==> inputs of 02-26 <==
## cpu
module cpu(
	input clk,
	input reset,
	input logic [15:0] i_mem_rddata,
	input logic i_mem_wait,  
	input logic i_mem_rddatavalid,  
	output logic [15:0] o_mem_wrdata,
	output logic [15:0] o_mem_addr,
	output logic o_mem_rd,
	output logic o_mem_wr
);
	logic PC_write;
	logic Addr_sel;
	logic mem_rd;
	logic mem_wr;
	logic MDR_load;
	logic IR_load;
	logic OpA_sel;
	logic OpAB_load;
	logic [1:0] ALU_1_sel;
	logic [1:0] ALU_2_sel;
	logic [1:0] ALUop_sel;
	logic ALU_out;
	logic RF_write;
	logic Reg_in;
	logic Flag_write;
	logic RF_write_call;
	logic mov_hi;
	logic N, Z, imm;
	logic [3:0] instr;
	datapath data(
		.rst(reset),
		.clk(clk), 
		.i_mem_rddata(i_mem_rddata),
		.i_PC_write(PC_write),
		.i_Addr_sel(Addr_sel),
		.i_mem_wr(mem_wr),
		.i_MDR_load(MDR_load),
		.i_IR_load(IR_load),
		.i_OpA_sel(OpA_sel),
		.i_OpAB_load(OpAB_load),
		.i_ALU_1_sel(ALU_1_sel),
		.i_ALU_2_sel(ALU_2_sel),
		.i_ALUop_sel(ALUop_sel),
		.i_ALU_out(ALU_out),
		.i_RF_write(RF_write),
		.i_Reg_in(Reg_in),
		.i_Flag_write(Flag_write),
		.i_RF_write_call(RF_write_call),
		.i_mov_hi(mov_hi),
		.o_N(N),
		.o_Z(Z),
		.o_instr(instr),
		.o_mem_wrdata(o_mem_wrdata),
		.o_mem_addr(o_mem_addr),
		.o_mem_rd(mem_rd),
		.o_mem_wr(mem_wr),
		.o_imm(imm)
	);
	control control(
		.rst(reset),
		.clk(clk),
		.i_N(N),
		.i_Z(Z),
		.i_instr(instr),
		.i_imm(imm),
		.i_mem_wait(i_mem_wait),
		.i_mem_rddatavalid(i_mem_rddatavalid),  
		.o_PC_write(PC_write),
		.o_Addr_sel(Addr_sel),
		.o_mem_rd(o_mem_rd),
		.o_mem_wr(o_mem_wr),
		.o_MDR_load(MDR_load),
		.o_IR_load(IR_load),
		.o_OpA_sel(OpA_sel),
		.o_OpAB_load(OpAB_load),
		.o_ALU_1_sel(ALU_1_sel),
		.o_ALU_2_sel(ALU_2_sel),
		.o_ALUop_sel(ALUop_sel),
		.o_ALU_out(ALU_out),
		.o_RF_write(RF_write),
		.o_Reg_in(Reg_in),
		.o_Flag_write(Flag_write),
		.o_RF_write_call(RF_write_call),
		.o_mov_hi(mov_hi)
	);
endmodule
==> flow/config.mk <==
export PLATFORM = sky130hd
export DESIGN_NAME = cpu
export DESIGN_NICKNAME = cpu
export VERILOG_FILES = /design/flow/design.v
export SDC_FILE = /design/flow/constraint.sdc
export NUM_CORES = 4
export LEC_CHECK = 0
export ABC_AREA = 1
export CAP_MARGIN = 0
export CORE_MARGIN = 2
export CORE_UTILIZATION = 72
export CTS_CLUSTER_DIAMETER = 324
export CTS_CLUSTER_SIZE = 17
export HOLD_SLACK_MARGIN = 0.3
export PLACE_DENSITY_LB_ADDON = 0.27
export SETUP_SLACK_MARGIN = 0.42
export SLEW_MARGIN = 20
==> flow/constraint.sdc <==
create_clock -name core_clock -period 2.61 [get_ports {clk}]
set_input_delay 0.5220 -clock core_clock [delete_from_list [all_inputs] [get_ports {clk}]]
set_output_delay 0.5220 -clock core_clock [all_outputs]
set_load 0.01 [all_outputs]
run.sh (not shown) runs the stock make flow with config.mk's settings and CLKGATE_MAP_FILE=.
==> 03-17 (differences from 02-26) <==
==> flow/config.mk (replaced) <==
export PLATFORM = sky130hd
export DESIGN_NAME = cpu
export DESIGN_NICKNAME = cpu
export VERILOG_FILES = /design/flow/design.v
export SDC_FILE = /design/flow/constraint.sdc
export NUM_CORES = 4
export LEC_CHECK = 0
export CAP_MARGIN = 20
export CORE_MARGIN = 2
export CORE_UTILIZATION = 65
export SLEW_MARGIN = 20
==> flow/constraint.sdc (replaced) <==
create_clock -name core_clock -period 3.26 [get_ports {clk}]
set_input_delay 0.6520 -clock core_clock [delete_from_list [all_inputs] [get_ports {clk}]]
set_output_delay 0.6520 -clock core_clock [all_outputs]
set_load 0.01 [all_outputs]
==> impl_metrics.ini <==
; generated from flow reports
[synthesis]
synth-area-yosys_um2 = 13240
ys_seq_share = 0.4955
synthMuxAreaShare = 0.08465
ys_sh_xor = 0.01455
compound_area_frac = 0.1876

[floorplanning]
die_h_um = 146.7
die_w_um = 146.7
fp_util = 0.6588

[global_route]
grt.met1_usage = 0.5389
use_met2 = 0.6383

[outcome]
so.violations = setup timing
status = finished with violations

[clocking]
cts_buffers = 26

[placement]
dp_hpwl_um = 28760
place_inst = 1805
place_worst_setup_slack_ns = -1.276

[timing]
worst_slack_ns = -1.221
setup-violations-final = 32
Source of the figures above: 03-17

==> impl_metrics.ini <==
; yosys + openroad results
[global_route]
use_met2 = 0.9437

[floorplanning]
die_w_um = 138.2
die_h_um = 138.2
fp_util = 0.7268

[clocking]
cts_buffers = 18

[placement]
place_inst = 1981
place_worst_setup_slack_ns = -1.520
dp_hpwl_um = 31540

[outcome]
firstError = [ERROR GRT-0232] Routing congestion too high. Check the congestion heatmap in the GUI.
status = stopped before the end
lastStage = 5_1_grt

[synthesis]
synthMuxAreaShare = 0
Source of the figures above: 02-26


========
==> inputs of branch quartz <==
Starting RTL as in the previous note.
## cpu
module cpu(
	input clk,
	input reset,
	input logic [15:0] i_mem_rddata,
	input logic i_mem_wait,  
	input logic i_mem_rddatavalid,  
	output logic [15:0] o_mem_wrdata,
	output logic [15:0] o_mem_addr,
	output logic o_mem_rd,
	output logic o_mem_wr
);
==> flow/config.mk <==
export PLATFORM = sky130hd
export DESIGN_NAME = cpu
export DESIGN_NICKNAME = cpu
export VERILOG_FILES = /design/flow/design.v
export SDC_FILE = /design/flow/constraint.sdc
export NUM_CORES = 4
export LEC_CHECK = 0
export ABC_AREA = 0
export CAP_MARGIN = 20
export CELL_PAD_IN_SITES_DETAIL_PLACEMENT = 0
export CELL_PAD_IN_SITES_GLOBAL_PLACEMENT = 2
export CORE_MARGIN = 2
export CORE_UTILIZATION = 57
export CTS_CLUSTER_DIAMETER = 161
export CTS_CLUSTER_SIZE = 35
export GPL_TIMING_DRIVEN = 0
export HOLD_SLACK_MARGIN = 0.14
export PLACE_DENSITY = 0.68
export SETUP_SLACK_MARGIN = 2.07
export SLEW_MARGIN = 20
export TNS_END_PERCENT = 20
==> flow/constraint.sdc <==
create_clock -name core_clock -period 6.99 [get_ports {clk}]
set_input_delay 1.3980 -clock core_clock [delete_from_list [all_inputs] [get_ports {clk}]]
set_output_delay 1.3980 -clock core_clock [all_outputs]
set_load 0.01 [all_outputs]
==> inputs of branch willow, as changes to branch quartz <==
Settings changed: ABC_AREA 0 to 1, CELL_PAD_IN_SITES_DETAIL_PLACEMENT 0 to not set, CELL_PAD_IN_SITES_GLOBAL_PLACEMENT 2 to not set, CORE_ASPECT_RATIO set to 0.89, CORE_UTILIZATION 57 to 72, CTS_CLUSTER_DIAMETER 161 to 373, CTS_CLUSTER_SIZE 35 to 24, GPL_TIMING_DRIVEN 0 to not set, HOLD_SLACK_MARGIN 0.14 to -0.05, PLACE_DENSITY 0.68 to 0.37, SETUP_SLACK_MARGIN 2.07 to 0.67, TNS_END_PERCENT 20 to not set.
==> flow/constraint.sdc (replaced) <==
create_clock -name core_clock -period 2.66 [get_ports {clk}]
set_input_delay 0.5320 -clock core_clock [delete_from_list [all_inputs] [get_ports {clk}]]
set_output_delay 0.5320 -clock core_clock [all_outputs]
set_load 0.01 [all_outputs]
==> inputs of branch tundra, as changes to branch quartz <==
Settings changed: ABC_AREA 0 to not set, CELL_PAD_IN_SITES_DETAIL_PLACEMENT 0 to not set, CELL_PAD_IN_SITES_GLOBAL_PLACEMENT 2 to not set, CORE_UTILIZATION 57 to 65, CTS_CLUSTER_DIAMETER 161 to not set, CTS_CLUSTER_SIZE 35 to not set, GPL_TIMING_DRIVEN 0 to not set, HOLD_SLACK_MARGIN 0.14 to not set, PLACE_DENSITY 0.68 to not set, SETUP_SLACK_MARGIN 2.07 to 0.81, TNS_END_PERCENT 20 to not set.
==> flow/constraint.sdc (replaced) <==
create_clock -name core_clock -period 3.38 [get_ports {clk}]
set_input_delay 0.6760 -clock core_clock [delete_from_list [all_inputs] [get_ports {clk}]]
set_output_delay 0.6760 -clock core_clock [all_outputs]
set_load 0.01 [all_outputs]
==> qor summary <==
                                                            branch tundra              branch willow                                        branch quartz
Number of placed instances with taps included                        1812                       1985                                                    -
Deepest clock path buffer count                                         3                          3                                                    -
Y dimension of the die                                             147 µm                     131 µm                                               156 µm
Die extent in x                                                    147 µm                     146 µm                                               156 µm
Instance tally after logic synthesis                                 1398                       1568                                                 1398
Hold buffers post-CTS                                                   0                          0                                                    -
Floorplan Nets                                                       1435                       1605                                                 1435
Cts repair resizes                                                     72                        232                                                    -
IO Port Bufs                                                           53                         53                                                    -
Mapped Area                                                     13200 µm²                  13000 µm²                                            13200 µm²
Run status                                     complete, but fails checks  aborted with a tool error                            aborted with a tool error
Failing step                                                            -   global routing (5_1_grt)  global placement without I/O (3_1_place_gp_skip_io)
Violated checks                                      negative setup slack                          -                                                    -
Clock tree sinks                                                      243                        243                                                    -
YS chip area                                                    13200 µm²                  13000 µm²                                            13200 µm²
Number of H-tree levels                                                 1                          1                                                    -
Post-DP HPWL                                                      29.3 mm                    31.2 mm                                                    -

========
==> trial 67 <==
Starting RTL as in the previous note.
## cpu
module cpu(
	input clk,
	input reset,
	input logic [15:0] i_mem_rddata,
	input logic i_mem_wait,  
	input logic i_mem_rddatavalid,  
	output logic [15:0] o_mem_wrdata,
	output logic [15:0] o_mem_addr,
	output logic o_mem_rd,
	output logic o_mem_wr
);
clock: 4.8 ns
lec_check: 0
abc_area: 1
cap_margin: 25
cell_pad_in_sites_global_placement: 1
core_margin: 2
core_utilization: 71
cts_cluster_diameter: 118
cts_cluster_size: 29
gpl_timing_driven: 0
hold_slack_margin: 0.17
max_routing_layer: met5
place_density_lb_addon: 0.29
slew_margin: 20
==> trial 26 (differences from trial 67) <==
Settings changed: CAP_MARGIN 25 to 20, CELL_PAD_IN_SITES_GLOBAL_PLACEMENT 1 to not set, CORE_UTILIZATION 71 to 72, CTS_CLUSTER_DIAMETER 118 to not set, CTS_CLUSTER_SIZE 29 to not set, GPL_TIMING_DRIVEN 0 to not set, HOLD_SLACK_MARGIN 0.17 to not set, MAX_ROUTING_LAYER met5 to not set, PLACE_DENSITY_LB_ADDON 0.29 to 0.27, SETUP_SLACK_MARGIN set to 1.15.
==> flow/constraint.sdc (replaced) <==
create_clock -name core_clock -period 4.38 [get_ports {clk}]
set_input_delay 0.8760 -clock core_clock [delete_from_list [all_inputs] [get_ports {clk}]]
set_output_delay 0.8760 -clock core_clock [all_outputs]
set_load 0.01 [all_outputs]
==> comparison table <==
quantity                                                       trial 26                                             trial 67
Chip Footprint                                                19100 um2                                            19400 um2
Die outline width                                                138 um                                               139 um
Result of the run                              finished with violations                               stopped before the end
Failing step                                                          -  global placement without I/O (3_1_place_gp_skip_io)
Layout check failures                              negative setup slack                                                    -
Initial standard-cell utilization of the core                     72.7%                                                72.2%
Number of enable flip-flop cells                                     96                                                   96
Yosys cell count                                                   1568                                                 1568
Std-Cell Core Area                                            17800 um2                                            18000 um2
Count of yosys warnings during synthesis                              4                                                    4
Height of the die                                                138 um                                               139 um
Primary FF master, synth                                        dfrtp_1                                              dfrtp_1
Post-synth area from yosys stat                               13000 um2                                            13000 um2
Synth mux share                                                      0%                                                   0%
Flip-flop and latch count after synthesis                           243                                                  243
